== run A ==
// FPU_top_level
module FPU_top_level
(
 input 	       clk,
 input 	       nrst,
 input  [31:0] floating_point1,
 input  [31:0] floating_point2,
 input  [2:0]  frm,
 input  [6:0]  funct7,
 output [31:0] floating_point_out,
 output [4:0]  flags
 );
Size: ~4200 cells after synthesis, ~110 flip-flops, ~110 I/O pins.
export LEC_CHECK = 0
export ABC_AREA = 0
export CAP_MARGIN = 20
export CORE_MARGIN = 2
export CORE_UTILIZATION = 67
export CTS_CLUSTER_SIZE = 61
export GPL_TIMING_DRIVEN = 1
export MIN_ROUTING_LAYER = met1
export PLACE_DENSITY_LB_ADDON = 0.05
export SETUP_SLACK_MARGIN = 0.99
export SLEW_MARGIN = 20
export TNS_END_PERCENT = 65
create_clock -name core_clock -period 16.7 [get_ports {clk}]
run.sh (not shown) runs the stock make flow with config.mk's settings and CLKGATE_MAP_FILE=.
#### Input delta (run B over run A)
- clearing TNS_END_PERCENT, which used to be 65
- swapping 67 for 64 in CORE_UTILIZATION
- swapping 61 for 97 in CTS_CLUSTER_SIZE
- clearing GPL_TIMING_DRIVEN, which used to be 1
- clearing ABC_AREA, which used to be 0
- clearing SETUP_SLACK_MARGIN, which used to be 0.99
- clearing PLACE_DENSITY_LB_ADDON, which used to be 0.05
- clearing MIN_ROUTING_LAYER, which used to be met1
- swapping 16.7 for 6.55 in the clock period (ns, I/O delays scaled along)
Run B never completed; the flow aborted with a tool error in 5_1_grt.
Compared with run A, run B shows standard-cell row count that has gone up by a few percent.
Number of primary I/O pins came out exactly the same in run A and run B.
Higher number of gates resized after cts among run A and run B: run B
Per the comparison of run B with run A, fraction of synthesized area in multiplexers now sits at about the same level, cell area reported after detailed placement now sits higher.
Changes in run C relative to run B:
- setting SETUP_SLACK_MARGIN to -0.55 for the first time
- changing CORE_UTILIZATION from 64 to 66
- removing CTS_CLUSTER_SIZE (formerly 97)
- changing the clock period (ns, I/O delays scaled along) from 6.55 to 7.67
Findings:
Run C finished all stages; however, its layout fails the closing checks, the failures being setup timing. Run C vs. run B: placeable core region lost about 3.8%, total number of placement rows shows a reduction of 2, final RePlAce weighted congestion +about 2.6%, synthesized cell count now sits at about the same level, number of setup buffers added after CTS shrank by 91.
> inputs changed (run C -> run D)
- a deleted SETUP_SLACK_MARGIN that had been -0.55
- a change of CORE_UTILIZATION from 66 to 40
- a change of the clock period (ns, I/O delays scaled along) from 7.67 to 10.0
[summary]
Run D: all stages complete, timing, DRC and antenna checks passed. Compared with run C, run D shows a higher count of non-filler cells in the finished layout. Re top-level I/O count: no difference whatsoever between run C and run D. Count of placed standard cells including taps: run D > run C. Summary — summed area of non-filler cells in the final layout, run D relative to run C: lower, by 5.2%.

* * *

Starting RTL as in the previous note.
clock: 8.52 ns
lec_check: 0
abc_area: 0
cap_margin: 20
cell_pad_in_sites_global_placement: 2
core_margin: 2
core_utilization: 71
cts_cluster_size: 31
gpl_timing_driven: 1
place_density_lb_addon: 0.2
slew_margin: 30
tns_end_percent: 60
The baseline did not get past 3_1_place_gp_skip_io, error FLW-0024.
Next try:
- ABC_AREA: 0 -> unset
- CELL_PAD_IN_SITES_GLOBAL_PLACEMENT: 2 -> unset
- CORE_UTILIZATION: 71 -> 62
- CTS_CLUSTER_SIZE: 31 -> 39
- GPL_TIMING_DRIVEN: 1 -> unset
- PLACE_DENSITY_LB_ADDON: 0.2 -> unset
- SLEW_MARGIN: 30 -> 20
- TNS_END_PERCENT: 60 -> unset
- clock period: 8.52 -> 7.48 ns (I/O delays scaled with it)
Effect: With this change the flow finished but failed the layout checks on negative setup slack; area after synthesis is unchanged; synthesized cell count is unchanged; die size rises by 14%.
Next try:
- CORE_UTILIZATION: 62 -> 56
- CTS_CLUSTER_SIZE: 39 -> unset
- SETUP_SLACK_MARGIN: unset -> 1.53
- clock period: 7.48 -> 5.18 ns (I/O delays scaled with it)
- The changed run reached the layout checks and failed them: negative setup slack
- die area grows by 11%
- first-iteration DRC count goes up by 2.9%
- clock skew shrinks by 0.0083 ns
- synthesized area stays the same
- global-route usage falls by 1.6 points
- design area rose by 15%
- register-to-register slack loses 1.3 ns
- clock-buffer cell count does not change
- core utilization goes up by 3.6 points
Next try:
- CORE_UTILIZATION: 56 -> 40
- SETUP_SLACK_MARGIN: 1.53 -> unset
- clock period: 5.18 -> 9.33 ns (I/O delays scaled with it)
Result: The new run passed the timing, design-rule and antenna checks. Cell count decreases by 7.8%. Non-clock buffer count decreases by 761. Worst hold slack barely changes. Utilization decreases by 36 points. Wire length decreases by 19%. Worst setup slack gains 3.0 ns. Die area increases by 39%.
Next try:
- CORE_UTILIZATION: 40 -> 59
- clock period: 9.33 -> 5.18 ns (I/O delays scaled with it)
=>
- The new run died in 5_1_grt (ODB-0269)
- area after synthesis does not change
- die size is lower by a quarter to a third
- synthesized cell count does not change
Next try:
- CORE_UTILIZATION: 59 -> 58
- SETUP_SLACK_MARGIN: unset -> 1.32
- clock period: 5.18 -> 6.55 ns (I/O delays scaled with it)
=>
- With this change the flow produced a layout that fails on negative setup slack
- die size grows by about 1.7%
- synthesized area stays the same
- synthesized cell count stays the same

* * *

Starting RTL as in the previous note.
==> flow/config.mk <==
export PLATFORM = sky130hd
export DESIGN_NAME = FPU_top_level
export DESIGN_NICKNAME = FPU_top_level
export VERILOG_FILES = /design/flow/design.v
export SDC_FILE = /design/flow/constraint.sdc
export NUM_CORES = 4
export LEC_CHECK = 0
export ABC_AREA = 1
export CAP_MARGIN = 5
export CORE_ASPECT_RATIO = 0.5
export CORE_MARGIN = 2
export CORE_UTILIZATION = 72
export CTS_CLUSTER_DIAMETER = 375
export CTS_CLUSTER_SIZE = 99
export HOLD_SLACK_MARGIN = -0.08
export SETUP_SLACK_MARGIN = 0.8
export SLEW_MARGIN = 20
export TNS_END_PERCENT = 10
==> flow/constraint.sdc <==
create_clock -name core_clock -period 6.21 [get_ports {clk}]
set_input_delay 1.2420 -clock core_clock [delete_from_list [all_inputs] [get_ports {clk}]]
set_output_delay 1.2420 -clock core_clock [all_outputs]
set_load 0.01 [all_outputs]
The starting point failed in global routing (5_1_grt), error GRT-0116.
Change:
ABC_AREA = not set   (was 1)
CAP_MARGIN = 20   (was 5)
CORE_ASPECT_RATIO = not set   (was 0.5)
CORE_UTILIZATION = 53   (was 72)
CTS_CLUSTER_DIAMETER = not set   (was 375)
CTS_CLUSTER_SIZE = not set   (was 99)
HOLD_SLACK_MARGIN = not set   (was -0.08)
SETUP_SLACK_MARGIN = not set   (was 0.8)
TNS_END_PERCENT = not set   (was 10)
clock period = 5.18 ns   (was 6.21 ns; I/O delays follow)
After rerunning: This time the run completed and failed the layout checks on negative setup slack. Synthesized area goes down by a few percent. Die area climbs by a quarter to a third. Synthesized cell count fell by about a fifth.
Change:
CORE_UTILIZATION = 66   (was 53)
clock period = 7.7 ns   (was 5.18 ns; I/O delays follow)
=> The changed run produced a layout that fails on negative setup slack. Worst setup slack improved by 1900 ps. First-iteration DRC count grows by roughly a tenth. Cell area shrinks by roughly a tenth. Hold slack got worse by 4.5 ps. Routed wire length shrinks by a few percent.
Change:
CORE_UTILIZATION = 70   (was 66)
CTS_CLUSTER_SIZE = 37   (was not set)
HOLD_SLACK_MARGIN = -0.1   (was not set)
This time the run did not get past global routing (5_1_grt) with GRT-0232; synthesized area is unchanged; die area falls by a few percent; synthesized cell count stays the same.
